==> run a: inputs <==
==> flow/design.v <==
module ResonantLowPassFilter(
    input clk,
    input signed [15:0] audio_in,
    input signed [15:0] cutoff,
    input signed [15:0] resonance,
    input signed [15:0] gain,
    input reset_n,
    output reg signed [15:0] filtered_audio
);
    parameter [15:0] MAX_POS_VALUE = 16'h7FFF;
    parameter [15:0] MIN_NEG_VALUE = -16'h8000;
    reg signed [15:0] state;
    reg signed [15:0] feedback;
    reg signed [15:0] output_reg;
    reg signed [15:0] alpha;
    reg signed [15:0] beta;
    reg signed [15:0] gamma;
    wire signed [31:0] fb_prod  = $signed(state) * $signed(beta);
    wire signed [31:0] out_prod = $signed(state) * $signed(alpha);
    wire signed [16:0] fb_full  = fb_prod >>> 15;
    wire signed [16:0] out_full = out_prod >>> 15;
    wire signed [16:0] st_full  = $signed(audio_in) - $signed(feedback);
    wire signed [16:0] fa_full  = $signed(output_reg) + ($signed(gamma) >>> 1);
    function signed [15:0] sat17;
        input signed [16:0] v;
        begin
            if (v > $signed({MAX_POS_VALUE[15], MAX_POS_VALUE}))
                sat17 = $signed(MAX_POS_VALUE);
            else if (v < $signed({MIN_NEG_VALUE[15], MIN_NEG_VALUE}))
                sat17 = $signed(MIN_NEG_VALUE);
            else
                sat17 = v[15:0];
        end
    endfunction
    always @(posedge clk or negedge reset_n) begin
        if (!reset_n) begin
            state <= $signed(16'h0000);
            feedback <= $signed(16'h0000);
            output_reg <= $signed(16'h0000);
            alpha <= $signed(16'h0000);
            beta <= $signed(16'h0000);
            gamma <= $signed(16'h0000);
            filtered_audio <= $signed(16'h0000);
        end else begin
            alpha <= $signed(cutoff);
            beta <= $signed(resonance);
            gamma <= $signed(gain);
            feedback <= sat17(fb_full);
            state <= sat17(st_full);
            output_reg <= sat17(out_full);
            filtered_audio <= sat17(fa_full);  
        end
    end
endmodule
==> flow/run.sh <==
#!/bin/bash
# the make line also repeats each setting of config.mk as NAME=value (left out here)
make -C /OpenROAD-flow-scripts/flow DESIGN_CONFIG=/design/flow/config.mk WORK_HOME=/design/flow/orfs CLKGATE_MAP_FILE= finish
==> flow/config.mk <==
export PLATFORM = sky130hd
export DESIGN_NAME = ResonantLowPassFilter
export DESIGN_NICKNAME = ResonantLowPassFilter
export VERILOG_FILES = /design/flow/design.v
export SDC_FILE = /design/flow/constraint.sdc
export NUM_CORES = 4
export LEC_CHECK = 0
export ABC_AREA = 1
export CAP_MARGIN = 0
export CORE_ASPECT_RATIO = 0.5
export CORE_MARGIN = 2
export CORE_UTILIZATION = 68
export CTS_CLUSTER_DIAMETER = 356
export CTS_CLUSTER_SIZE = 99
export PLACE_DENSITY = 0.42
export SLEW_MARGIN = 20
export TNS_END_PERCENT = 10
==> flow/constraint.sdc <==
create_clock -name core_clock -period 5.14 [get_ports {clk}]
set_input_delay 1.0280 -clock core_clock [delete_from_list [all_inputs] [get_ports {clk}]]
set_output_delay 1.0280 -clock core_clock [all_outputs]
set_load 0.01 [all_outputs]
==> run b (differences from run a) <==
==> flow/config.mk (replaced) <==
export PLATFORM = sky130hd
export DESIGN_NAME = ResonantLowPassFilter
export DESIGN_NICKNAME = ResonantLowPassFilter
export VERILOG_FILES = /design/flow/design.v
export SDC_FILE = /design/flow/constraint.sdc
export NUM_CORES = 4
export LEC_CHECK = 0
export CAP_MARGIN = 5
export CORE_MARGIN = 2
export CORE_UTILIZATION = 72
export SLEW_MARGIN = 20
export TNS_END_PERCENT = 5
==> flow/constraint.sdc (replaced) <==
create_clock -name core_clock -period 5.72 [get_ports {clk}]
set_input_delay 1.1440 -clock core_clock [delete_from_list [all_inputs] [get_ports {clk}]]
set_output_delay 1.1440 -clock core_clock [all_outputs]
set_load 0.01 [all_outputs]
==> run c (differences from run a) <==
==> flow/config.mk (replaced) <==
export PLATFORM = sky130hd
export DESIGN_NAME = ResonantLowPassFilter
export DESIGN_NICKNAME = ResonantLowPassFilter
export VERILOG_FILES = /design/flow/design.v
export SDC_FILE = /design/flow/constraint.sdc
export NUM_CORES = 4
export LEC_CHECK = 0
export CAP_MARGIN = 20
export CORE_MARGIN = 2
export CORE_UTILIZATION = 64
export SLEW_MARGIN = 20
==> flow/constraint.sdc (replaced) <==
create_clock -name core_clock -period 6.75 [get_ports {clk}]
set_input_delay 1.3500 -clock core_clock [delete_from_list [all_inputs] [get_ports {clk}]]
set_output_delay 1.3500 -clock core_clock [all_outputs]
set_load 0.01 [all_outputs]
==> run d (differences from run a) <==
==> flow/config.mk (replaced) <==
export PLATFORM = sky130hd
export DESIGN_NAME = ResonantLowPassFilter
export DESIGN_NICKNAME = ResonantLowPassFilter
export VERILOG_FILES = /design/flow/design.v
export SDC_FILE = /design/flow/constraint.sdc
export NUM_CORES = 4
export LEC_CHECK = 0
export CAP_MARGIN = 20
export CORE_MARGIN = 2
export CORE_UTILIZATION = 58
export SETUP_SLACK_MARGIN = 0.88
export SLEW_MARGIN = 20
==> flow/constraint.sdc (replaced) <==
create_clock -name core_clock -period 3.81 [get_ports {clk}]
set_input_delay 0.7620 -clock core_clock [delete_from_list [all_inputs] [get_ports {clk}]]
set_output_delay 0.7620 -clock core_clock [all_outputs]
set_load 0.01 [all_outputs]
==> results <==
Run b completed and failed the layout checks on negative setup slack. Run d reached the layout checks and failed them: negative setup slack. Run c finished clean. Run a completed, yet does not pass: negative setup slack. Worst hold slack, highest first: run c, run b, run a, run d. The highest via count belongs to run a, the lowest to run c. In sequential cell count, run c and run b do not differ. Final area, highest first: run a, run d, run b, run c. In run a the routed wire length is higher than in run d, by 19%. Register-to-register slack, lowest first: run d, run a, run b, run c. Clock skew, highest first: run c, run d, run b, run a.

---

==> inputs of 07-20 <==
Starts from the design.v that is shown in full above.
make LEC_CHECK=0 ABC_AREA=1 CAP_MARGIN=20 CELL_PAD_IN_SITES_DETAIL_PLACEMENT=1 CELL_PAD_IN_SITES_GLOBAL_PLACEMENT=3 CORE_ASPECT_RATIO=0.71 CORE_MARGIN=7 CORE_UTILIZATION=40 CTS_CLUSTER_DIAMETER=34 GPL_ROUTABILITY_DRIVEN=1 MAX_ROUTING_LAYER=met4 MIN_ROUTING_LAYER=met2 PLACE_DENSITY_LB_ADDON=0.09 SLEW_MARGIN=30 TNS_END_PERCENT=25 finish   # period 10.7 ns
run.sh (not shown) runs the stock make flow with config.mk's settings and CLKGATE_MAP_FILE=.
==> 05-07 (differences from 07-20) <==
Settings changed: CELL_PAD_IN_SITES_DETAIL_PLACEMENT 1 to default, CELL_PAD_IN_SITES_GLOBAL_PLACEMENT 3 to default, CORE_ASPECT_RATIO 0.71 to default, CORE_MARGIN 7 to 2, CORE_UTILIZATION 40 to 72, CTS_CLUSTER_DIAMETER 34 to default, CTS_CLUSTER_SIZE from default to 98, GPL_ROUTABILITY_DRIVEN 1 to default, MAX_ROUTING_LAYER met4 to default, MIN_ROUTING_LAYER met2 to default, PLACE_DENSITY_LB_ADDON 0.09 to default, SETUP_SLACK_MARGIN from default to 0.62, SLEW_MARGIN 30 to 20, TNS_END_PERCENT 25 to 5.
==> flow/constraint.sdc (replaced) <==
create_clock -name core_clock -period 4.65 [get_ports {clk}]
set_input_delay 0.9300 -clock core_clock [delete_from_list [all_inputs] [get_ports {clk}]]
set_output_delay 0.9300 -clock core_clock [all_outputs]
set_load 0.01 [all_outputs]
==> 08-18 (differences from 07-20) <==
Settings changed: ABC_AREA 1 to default, CELL_PAD_IN_SITES_DETAIL_PLACEMENT 1 to default, CELL_PAD_IN_SITES_GLOBAL_PLACEMENT 3 to default, CORE_ASPECT_RATIO 0.71 to default, CORE_MARGIN 7 to 2, CTS_CLUSTER_DIAMETER 34 to default, GPL_ROUTABILITY_DRIVEN 1 to default, MAX_ROUTING_LAYER met4 to default, MIN_ROUTING_LAYER met2 to default, PLACE_DENSITY_LB_ADDON 0.09 to default, SLEW_MARGIN 30 to 20, TNS_END_PERCENT 25 to default.
==> flow/constraint.sdc (replaced) <==
create_clock -name core_clock -period 6.75 [get_ports {clk}]
set_input_delay 1.3500 -clock core_clock [delete_from_list [all_inputs] [get_ports {clk}]]
set_output_delay 1.3500 -clock core_clock [all_outputs]
set_load 0.01 [all_outputs]
==> 07-17 (differences from 07-20) <==
Settings changed: ABC_AREA 1 to default, CELL_PAD_IN_SITES_DETAIL_PLACEMENT 1 to default, CELL_PAD_IN_SITES_GLOBAL_PLACEMENT 3 to default, CORE_ASPECT_RATIO 0.71 to default, CORE_MARGIN 7 to 2, CORE_UTILIZATION 40 to 39, CTS_CLUSTER_DIAMETER 34 to default, GPL_ROUTABILITY_DRIVEN 1 to default, MAX_ROUTING_LAYER met4 to default, MIN_ROUTING_LAYER met2 to default, PLACE_DENSITY_LB_ADDON 0.09 to default, SLEW_MARGIN 30 to 20, TNS_END_PERCENT 25 to default.
==> flow/constraint.sdc (replaced) <==
create_clock -name core_clock -period 11.0 [get_ports {clk}]
set_input_delay 2.2000 -clock core_clock [delete_from_list [all_inputs] [get_ports {clk}]]
set_output_delay 2.2000 -clock core_clock [all_outputs]
set_load 0.01 [all_outputs]
==> comparison table <==
quantity                                                          05-07        08-18        07-17        07-20
Hpwl dp                                                        64.98 mm     45.05 mm     42.27 mm     65.45 mm
Fin Hold WS                                                    483.4 ps     611.1 ps     627.0 ps     623.1 ps
Cell area after layout                                      0.03104 mm²  0.02628 mm²  0.02546 mm²  0.02796 mm²
Outcome                                                 failed layout checks  no timing/DRC/antenna violations  no timing/DRC/antenna violations  no timing/DRC/antenna violations
Reasons for failing layout checks                          setup timing            -            -            -
Inverter count of the layout excluding clock inverters              974          607          607          974
Total area of multi-input combinational cells               0.01970 mm²  0.01819 mm²  0.01817 mm²  0.01913 mm²
Highest metal used                                                 met5         met4         met4         met4
YS chip area                                                0.02602 mm²  0.02356 mm²  0.02356 mm²  0.02602 mm²
Post-placement setup slack                                     -1287 ps     16.48 ps      3384 ps      3825 ps
Buffers & Inverters on Critical Path                                 10            6            4            3
Initial antenna violation count                                       1            1            0            2
